==> flow/design.v (excerpt) <==
module triangle(clk, reset, nt, xi, yi, busy, po, xo, yo);
input        clk, reset, nt;
input  [2:0] xi, yi;
output       busy, po;
output [2:0] xo, yo;
reg busy, po;
reg [4:0] state, next_state;  
reg [6:0] x_cor[0:2];         
reg [6:0] y_cor[0:2];         
reg [1:0] s0_count;           
reg s1_count;                 
reg s2_count;                 
reg s7_count;                 
reg [4:0] horiz;              
reg [3:0] out_count;          
reg signed [8:0] a[0:1];      
reg signed [8:0] b[0:1];      
reg signed [8:0] c[0:1];      
reg [3:0] ep, save_ep;        
reg signed [7:0] value;       
reg [1:0] o_idx;              
reg [2:0] xo, yo;             
reg loc;                      
reg [3:0] start;              
parameter s0=5'd0,s1=5'd1,s2=5'd2,s3=5'd3,s4=5'd4,s5=5'd5,s6=5'd6,s7=5'd7;
integer i,j;
always @(posedge clk or posedge reset)begin
    if(reset) state<=s0;
    else state<=next_state;
end
always @(*)begin
    case(state)
        s0:next_state=(s0_count==2'd3)?s1:s0;
        s1:next_state=(s1_count==1'b1)?s2:s1;
        s2:next_state=(out_count==y_cor[0]||out_count==y_cor[1]||out_count==y_cor[2])?s5:((s2_count==1'b1)?((value==8'd0)?s5:((value[7]==1'b0)?s3:s4)):s2);
  ...
Settings: LEC_CHECK=0, ABC_AREA=0, CAP_MARGIN=0, CELL_PAD_IN_SITES_GLOBAL_PLACEMENT=1, CORE_ASPECT_RATIO=0.83, CORE_MARGIN=5, CORE_UTILIZATION=55, CTS_CLUSTER_DIAMETER=304, HOLD_SLACK_MARGIN=0.16, PLACE_DENSITY_LB_ADDON=0.13, SETUP_SLACK_MARGIN=1.14, SLEW_MARGIN=10; clock period 5.23 ns.
run.sh (not shown) runs the stock make flow with config.mk's settings and CLKGATE_MAP_FILE=.
Then changed:
CELL_PAD_IN_SITES_GLOBAL_PLACEMENT = not set   (was 1)
CORE_ASPECT_RATIO = 1.39   (was 0.83)
CORE_MARGIN = 3   (was 5)
CORE_UTILIZATION = 72   (was 55)
CTS_CLUSTER_SIZE = 14   (was not set)
HOLD_SLACK_MARGIN = not set   (was 0.16)
PLACE_DENSITY_LB_ADDON = 0.06   (was 0.13)
SETUP_SLACK_MARGIN = 0.88   (was 1.14)
SLEW_MARGIN = 40   (was 10)
clock period = 3.0 ns   (was 5.23 ns; I/O delays follow)
Result:
- With this change the flow ended with an error in 5_1_grt with DPL-0038
- synthesized cell count is unchanged
- die area is lower by 27%
- synthesized area stays the same
Then changed:
ABC_AREA = not set   (was 0)
CAP_MARGIN = 20   (was 0)
CORE_ASPECT_RATIO = not set   (was 1.39)
CORE_MARGIN = 2   (was 3)
CTS_CLUSTER_DIAMETER = not set   (was 304)
CTS_CLUSTER_SIZE = not set   (was 14)
PLACE_DENSITY_LB_ADDON = not set   (was 0.06)
SETUP_SLACK_MARGIN = not set   (was 0.88)
SLEW_MARGIN = 20   (was 40)
clock period = 5.44 ns   (was 3.0 ns; I/O delays follow)
Effect: Now the flow ran to the end with no violations; die size shrinks by about 3.4%; area after synthesis is unchanged; synthesized cell count stays the same.
Then changed:
ABC_AREA = 1   (was not set)
CTS_CLUSTER_SIZE = 30   (was not set)
PLACE_DENSITY = 0.37   (was not set)
clock period = 3.94 ns   (was 5.44 ns; I/O delays follow)
After rerunning:
- The new run completed and failed the layout checks on setup timing
- via count went up by 28%
- critical path depth went up by 3
- routed wire length went up by 19%
- utilization went up by 6.0 points
- non-clock buffer count went up by 89
- hold slack is better by 4.4 ps
- combinational power went down by 87%
Then changed:
CTS_CLUSTER_SIZE = not set   (was 30)
PLACE_DENSITY = not set   (was 0.37)
PLACE_DENSITY_LB_ADDON = 0.19   (was not set)
SETUP_SLACK_MARGIN = -0.09   (was not set)
=> The changed run completed and failed the layout checks on setup timing. Combinational power fell by a few percent. Fmax shrinks slightly. Clock skew came out higher by 3.0 ps. Worst hold slack improves by 11 ps. Worst setup slack got worse by 48 ps. Synthesized cell count stays the same. Utilization came out lower by 0.63 points. Final cell count came out lower slightly. Wire length is lower slightly.
Then changed:
ABC_AREA = not set   (was 1)
CORE_UTILIZATION = 40   (was 72)
PLACE_DENSITY_LB_ADDON = not set   (was 0.19)
SETUP_SLACK_MARGIN = not set   (was -0.09)
clock period = 5.0 ns   (was 3.94 ns; I/O delays follow)
What happened: The changed run finished clean; count of clock-buffer cells in the layout fell by 1; power rose by about 0.8%; flip-flop count stays the same; die size rose by about 70%; core utilization fell by 40 points.

========
juniper:
triangle again, from the RTL that the note above started with.
Settings: LEC_CHECK=0, ABC_AREA=1, CAP_MARGIN=20, CORE_MARGIN=2, CORE_UTILIZATION=72, CTS_CLUSTER_DIAMETER=27, CTS_CLUSTER_SIZE=10, PLACE_DENSITY_LB_ADDON=0.06, SETUP_SLACK_MARGIN=1.08, SLEW_MARGIN=20, TNS_END_PERCENT=40; clock period 4.96 ns.
juniper: no failed stages, no open violations at the end
What tundra does differently from juniper at the input level:
Settings: CTS_CLUSTER_SIZE: 10 -> 95; PLACE_DENSITY_LB_ADDON: 0.06 -> unset; CTS_CLUSTER_DIAMETER: 27 -> 400; SETUP_SLACK_MARGIN: 1.08 -> unset; the clock period (ns, I/O delays scaled along): 4.96 -> 2.89.
[summary]
- tundra: cell count 98 above juniper
- For tundra, the end of the critical path was value[6], unlike juniper, where it was value[7].
- Status tundra: flow complete, layout not clean - negative setup slack
- Fraction of area in clock buffers and inverters: tundra < juniper
- Logic area (higher): tundra
- Met2 layer wire length in the routed design: tundra vs juniper up about 12%
### tundra -> maple
Settings: SETUP_SLACK_MARGIN newly set to 0.94; CTS_CLUSTER_DIAMETER changed from 400 to 27; TNS_END_PERCENT removed (was 40); PLACE_DENSITY newly set to 0.36; CTS_CLUSTER_SIZE removed (was 95); the clock period (ns, I/O delays scaled along) changed from 2.89 to 3.87.
==> comparison <==
- In maple the implementation completed, yet the final layout does not meet the checks, the culprit being negative setup slack.
- The standard cells in maple occupy less silicon area than those in tundra do.
- Cell depth of the worst flop-to-flop path: maple < tundra
- From tundra to maple the numbers moved as follows: final-layout fill cell count rose about 4%, signed area change from the synthesized netlist to the final layout fell 1.6 points.
- Compared with tundra, placement density in the core of maple is lower.
- On insertion delay of the later-clocked pin in the worst-skew pair, tundra and maple are basically level.
- Changes observed in maple relative to tundra: final cell count shrank by about 1.7%, non-clock buffer count dropped about 18%.
Input-level comparison between lagoon and maple:
Settings: removing CTS_CLUSTER_DIAMETER (formerly 27); removing PLACE_DENSITY (formerly 0.36); changing the clock period (ns, I/O delays scaled along) from 3.87 to 5.04.
==> results <==
lagoon | status: complete | timing, DRC, antenna: pass. NOTE wire length maple->lagoon decreased by more than 10%. Relative to maple, the total power measured on lagoon has decreased by more than 10%. maple -> lagoon: hold slack flat. Density: lagoon sparser than maple. Relative to maple, logic depth of the worst path, buffers included increased by 5 in lagoon. NOTE non-clock buffer count maple->lagoon decreased by more than half. Delta (lagoon minus maple): clock input transition at the sequential cells of the worst setup and hold paths roughly the same; peak clock frequency supported by timing rose 1.7 MHz.

========
The RTL this note starts from:
==> flow/design.v <==
`timescale 100ps/10ps
module triangle(clk, reset, nt, xi, yi, busy, po, xo, yo);
input        clk, reset, nt;
input  [2:0] xi, yi;
output       busy, po;
output [2:0] xo, yo;
reg busy, po;
reg [4:0] state, next_state;  
reg [6:0] x_cor[0:2];         
reg [6:0] y_cor[0:2];         
reg [1:0] s0_count;           
reg s1_count;                 
reg s2_count;                 
reg s7_count;                 
reg [4:0] horiz;              
reg [3:0] out_count;          
reg signed [8:0] a[0:1];      
reg signed [8:0] b[0:1];      
reg signed [8:0] c[0:1];      
reg [3:0] ep, save_ep;        
reg signed [7:0] value;       
reg [1:0] o_idx;              
reg [2:0] xo, yo;             
reg loc;                      
reg [3:0] start;              
parameter s0=5'd0,s1=5'd1,s2=5'd2,s3=5'd3,s4=5'd4,s5=5'd5,s6=5'd6,s7=5'd7;
integer i,j;
always @(posedge clk or posedge reset)begin
    if(reset) state<=s0;
    else state<=next_state;
end
always @(*)begin
    case(state)
        s0:next_state=(s0_count==2'd3)?s1:s0;
        s1:next_state=(s1_count==1'b1)?s2:s1;
        s2:next_state=(out_count==y_cor[0]||out_count==y_cor[1]||out_count==y_cor[2])?s5:((s2_count==1'b1)?((value==8'd0)?s5:((value[7]==1'b0)?s3:s4)):s2);
        s3:next_state=(o_idx==2'd2)?s5:s2;
        s4:next_state=(o_idx==2'd1)?s5:s2;
        s5:next_state=(out_count==y_cor[0]||out_count==y_cor[2])?s6:((loc==1'b0)?((out_count==y_cor[1])?((start==x_cor[1])?s6:s5):((start==ep)?s6:s5)):((start==x_cor[0])?s6:s5));
        s6:next_state=(out_count==y_cor[2])?s7:s2;
        s7:next_state=(s7_count==1'b1)?s0:s7;
        default:next_state=s0;
    endcase
end
always @(posedge clk or posedge reset)begin
    if(reset) busy<=1'b0;
    else begin
        if(state==s7&&s7_count==1'b1) busy<=1'b0;
        else if(state==s0&&s0_count==2'd0&&nt==1'b0) busy<=1'b0;
        else busy<=1'b1;
    end
end
always @(posedge clk or posedge reset)begin
    if(reset) s0_count<=2'd0;
    else begin
        if(state==s7) s0_count<=2'd0;
        else if(state==s0&&s0_count==2'd0&&nt==1'b0) s0_count<=2'd0;
        else s0_count<=s0_count+2'd1;
    end
end
always @(posedge clk or posedge reset)begin
    if(reset)begin
        s1_count<=1'b0;
    end
    else begin
        if(state==s1) s1_count<=1'b1;
        else s1_count<=1'b0;
    end
end
always @(posedge clk or posedge reset)begin
    if(reset)begin
        s2_count<=1'b0;
    end
    else begin
        if(state==s2) s2_count<=1'b1;
        else s2_count<=1'b0;
    end
end
always @(posedge clk or posedge reset)begin
    if(reset)begin
        s7_count<=1'b0;
    end
    else begin
        if(state==s7) s7_count<=1'b1;
        else s7_count<=1'b0;
    end
end
always @(posedge clk or posedge reset)begin
    if(reset)begin
        loc<=1'b0;
    end
    else begin
        if(state==s1)begin
            if(x_cor[1]>x_cor[0]) loc<=1'b0;
            else loc<=1'b1;
        end
    end
end
always @(posedge clk or posedge reset)begin
    if(reset)begin
        for(i=0;i<2;i=i+1)begin
            a[i]<=9'd0;
        end
    end
    else begin
        case(state)
            s1:begin
                if(loc==1'b0)begin
                    a[0]<=($signed(y_cor[1])-$signed(y_cor[0]));
                    a[1]<=($signed(y_cor[2])-$signed(y_cor[1]));
                end
                else begin
                    a[0]<=($signed(y_cor[1])-$signed(y_cor[0]));
                    a[1]<=(~($signed(y_cor[2])-$signed(y_cor[1])))+9'd1;
                end
            end
        endcase
    end
end
always @(posedge clk or posedge reset)begin
    if(reset)begin
        for(i=0;i<2;i=i+1)begin
            b[i]<=9'd0;
        end
    end
    else begin
        case(state)
            s1:begin
                if(loc==1'b0)begin
                    b[0]<=(~($signed(x_cor[1])-$signed(x_cor[0])))+9'd1;
                    b[1]<=(~($signed(x_cor[2])-$signed(x_cor[1])))+9'd1;
                end
                else begin
                    b[0]<=(~($signed(x_cor[1])-$signed(x_cor[0])))+9'd1;
                    b[1]<=($signed(x_cor[2])-$signed(x_cor[1]));
                end
            end
        endcase
    end
end
always @(posedge clk or posedge reset)begin
    if(reset)begin
        for(i=0;i<2;i=i+1)begin
            c[i]<=9'd0;
        end
    end
    else begin
        case(state)
            s1:begin
                if(loc==1'b0)begin
                    c[0]<=($signed(y_cor[0]*x_cor[1])-$signed(y_cor[1]*x_cor[0]));
                    c[1]<=($signed(y_cor[1]*x_cor[2])-$signed(y_cor[2]*x_cor[1]));
                end
                else begin
                    c[0]<=($signed(y_cor[0]*x_cor[1])-$signed(y_cor[1]*x_cor[0]));
                    c[1]<=(~($signed(y_cor[1]*x_cor[2])-$signed(y_cor[2]*x_cor[1])))+9'd1;
                end
            end
        endcase
    end
end
always @(posedge clk or posedge reset)begin
    if(reset)begin
        for(i=0;i<3;i=i+1)begin
            x_cor[i]<=7'd0;
        end
    end
    else begin
        case(state)
            s0:begin
                x_cor[s0_count]<=xi;
            end
        endcase
    end
end
always @(posedge clk or posedge reset)begin
    if(reset)begin
        for(i=0;i<3;i=i+1)begin
            y_cor[i]<=7'd0;
        end
    end
    else begin
        case(state)
            s0:begin
                y_cor[s0_count]<=yi;
            end
        endcase
    end
end
always @(posedge clk or posedge reset)begin
    if(reset) begin
        horiz<=5'd0;
    end
    else begin
        case(state)
            s1:begin
                horiz<=(x_cor[1]-x_cor[0]);
            end
        endcase
    end
end
always @(posedge clk or posedge reset)begin
    if(reset)begin
        out_count<=4'd0;
    end
    else begin
        case(state)
            s1:out_count<=y_cor[0];
            s6:out_count<=out_count+4'd1;
        endcase
    end
end
always @(posedge clk or posedge reset)begin
    if(reset)begin
        ep<=4'd0;
    end
    else begin
        if(loc==1'b0)begin
            if(state==s6) ep<=save_ep;
            else if(state==s3)begin
                if(out_count<y_cor[1])begin
                    if(o_idx==2'd2) ep<=ep;
                    else ep<=ep+4'd1;
                end
                else ep<=ep-4'd1;
            end
            else if(state==s4)begin
                if(out_count<y_cor[1]) ep<=ep-4'd1;
                else begin
                    if(o_idx==2'd1) ep<=ep;
                    else ep<=ep+4'd1;
                end
            end
            else ep<=ep;
        end
        else begin
            if(state==s6) ep<=save_ep;
            else if(state==s3)begin
                if(out_count<y_cor[1])begin
                    if(o_idx==2'd2) ep<=ep;
                    else ep<=ep-4'd1;
                end
                else ep<=ep+4'd1;
            end
            else if(state==s4)begin
                if(out_count<y_cor[1]) ep<=ep+4'd1;
                else begin
                    if(o_idx==2'd1) ep<=ep;
                    else ep<=ep-4'd1;
                end
            end
            else ep<=ep;
        end
    end
end
always @(posedge clk or posedge reset)begin
    if(reset)begin
        o_idx<=2'd0;
    end
    else begin
        if(state==s3) o_idx<=2'd1;
        else if(state==s4) o_idx<=2'd2;
        else if(state==s5) o_idx<=2'd0;
    end
end
always @(posedge clk or posedge reset)begin
    if(reset)begin
        save_ep<=4'd0;
    end
    else begin
        if(state==s1) save_ep<=(x_cor[0]+x_cor[1])>>1;
    end
end
always @(posedge clk or posedge reset)begin
    if(reset)begin
        value<=8'd0;
    end
    else begin
        if(state==s2) begin
            if(out_count==y_cor[0]||out_count==y_cor[1]||out_count==y_cor[2]) value<=8'd0;
            else if(out_count<y_cor[1]) begin
                value<=(a[0]*$signed(ep))+(b[0]*$signed(out_count))+c[0];
            end
            else begin
                value<=(a[1]*$signed(ep))+(b[1]*$signed(out_count))+c[1];
            end
        end
    end
end
always @(posedge clk or posedge reset)begin
    if(reset) po<=1'b0;
    else if(state==s5) po<=1'b1;
    else po<=1'b0;
end
always @(posedge clk)begin
    if(state==s5) start<=start+4'd1;
    else begin
        if(loc==1'b0) start<=x_cor[0];
        else begin
            if(out_count==y_cor[1]) start<=x_cor[1];
            else start<=ep;
        end
    end
end
always @(posedge clk or posedge reset)begin
    if(reset)begin
        xo<=3'd0;
    end
    else begin
        if(state==s5)begin
            if(out_count==y_cor[0]) xo<=x_cor[0];
            else if(out_count==y_cor[2]) xo<=x_cor[2];
            else xo<=start;
        end
    end
end
always @(posedge clk or posedge reset)begin
    if(reset)begin
        yo<=3'd0;
    end
    else begin
        if(state==s5)begin
            if(out_count==y_cor[0]) yo<=y_cor[0];
            else if(out_count==y_cor[2]) yo<=y_cor[2];
            else yo<=out_count;
        end
    end
end
endmodule
clock: 2.75 ns
lec_check: 0
abc_area: 1
cap_margin: 20
core_margin: 2
core_utilization: 72
cts_cluster_size: 15
place_density_lb_addon: 0.02
setup_slack_margin: 0.24
slew_margin: 20
The starting point finished with negative setup slack left.
Edit:
--- a/flow/config.mk
+++ b/flow/config.mk
@@ -12,3 +12,2 @@
-export CTS_CLUSTER_SIZE = 15
-export PLACE_DENSITY_LB_ADDON = 0.02
-export SETUP_SLACK_MARGIN = 0.24
+export CTS_CLUSTER_SIZE = 30
+export PLACE_DENSITY = 0.82
==> flow/constraint.sdc (replaced) <==
create_clock -name core_clock -period 4.16 [get_ports {clk}]
set_input_delay 0.8320 -clock core_clock [delete_from_list [all_inputs] [get_ports {clk}]]
set_output_delay 0.8320 -clock core_clock [all_outputs]
set_load 0.01 [all_outputs]
The changed run finished but failed the layout checks on negative setup slack.
Synthesized cell count does not change.
Design area shrinks by roughly a tenth.
Synthesized area does not change.
Routed wire length shrinks by a quarter to a third.
Setup slack is better by 1.4 ns.
Final cell count shrinks by a few percent.
Total power shrinks by a quarter to a third.
Sequential share of layout area grows by 2.1 points.
First-iteration DRC count shrinks by well over a third.
Non-clock buffer count shrinks by 53.
Edit:
--- a/flow/config.mk
+++ b/flow/config.mk
@@ -11,0 +12 @@
+export CTS_CLUSTER_DIAMETER = 29
@@ -13,2 +14,2 @@
-export PLACE_DENSITY = 0.82
-export SLEW_MARGIN = 20
+export PLACE_DENSITY = 0.37
+export SLEW_MARGIN = 0
==> flow/constraint.sdc (replaced) <==
create_clock -name core_clock -period 2.63 [get_ports {clk}]
set_input_delay 0.5260 -clock core_clock [delete_from_list [all_inputs] [get_ports {clk}]]
set_output_delay 0.5260 -clock core_clock [all_outputs]
set_load 0.01 [all_outputs]
After rerunning: The changed run completed and failed the layout checks on negative setup slack. Via count came out higher by 8.5%. Clock skew is about the same. Global-route usage came out higher by 3.1 points. Power came out higher by 56%. Setup slack degrades by 1.5 ns. Final cell count came out higher by 3.2%.
Power and IR drop assume default switching activity.
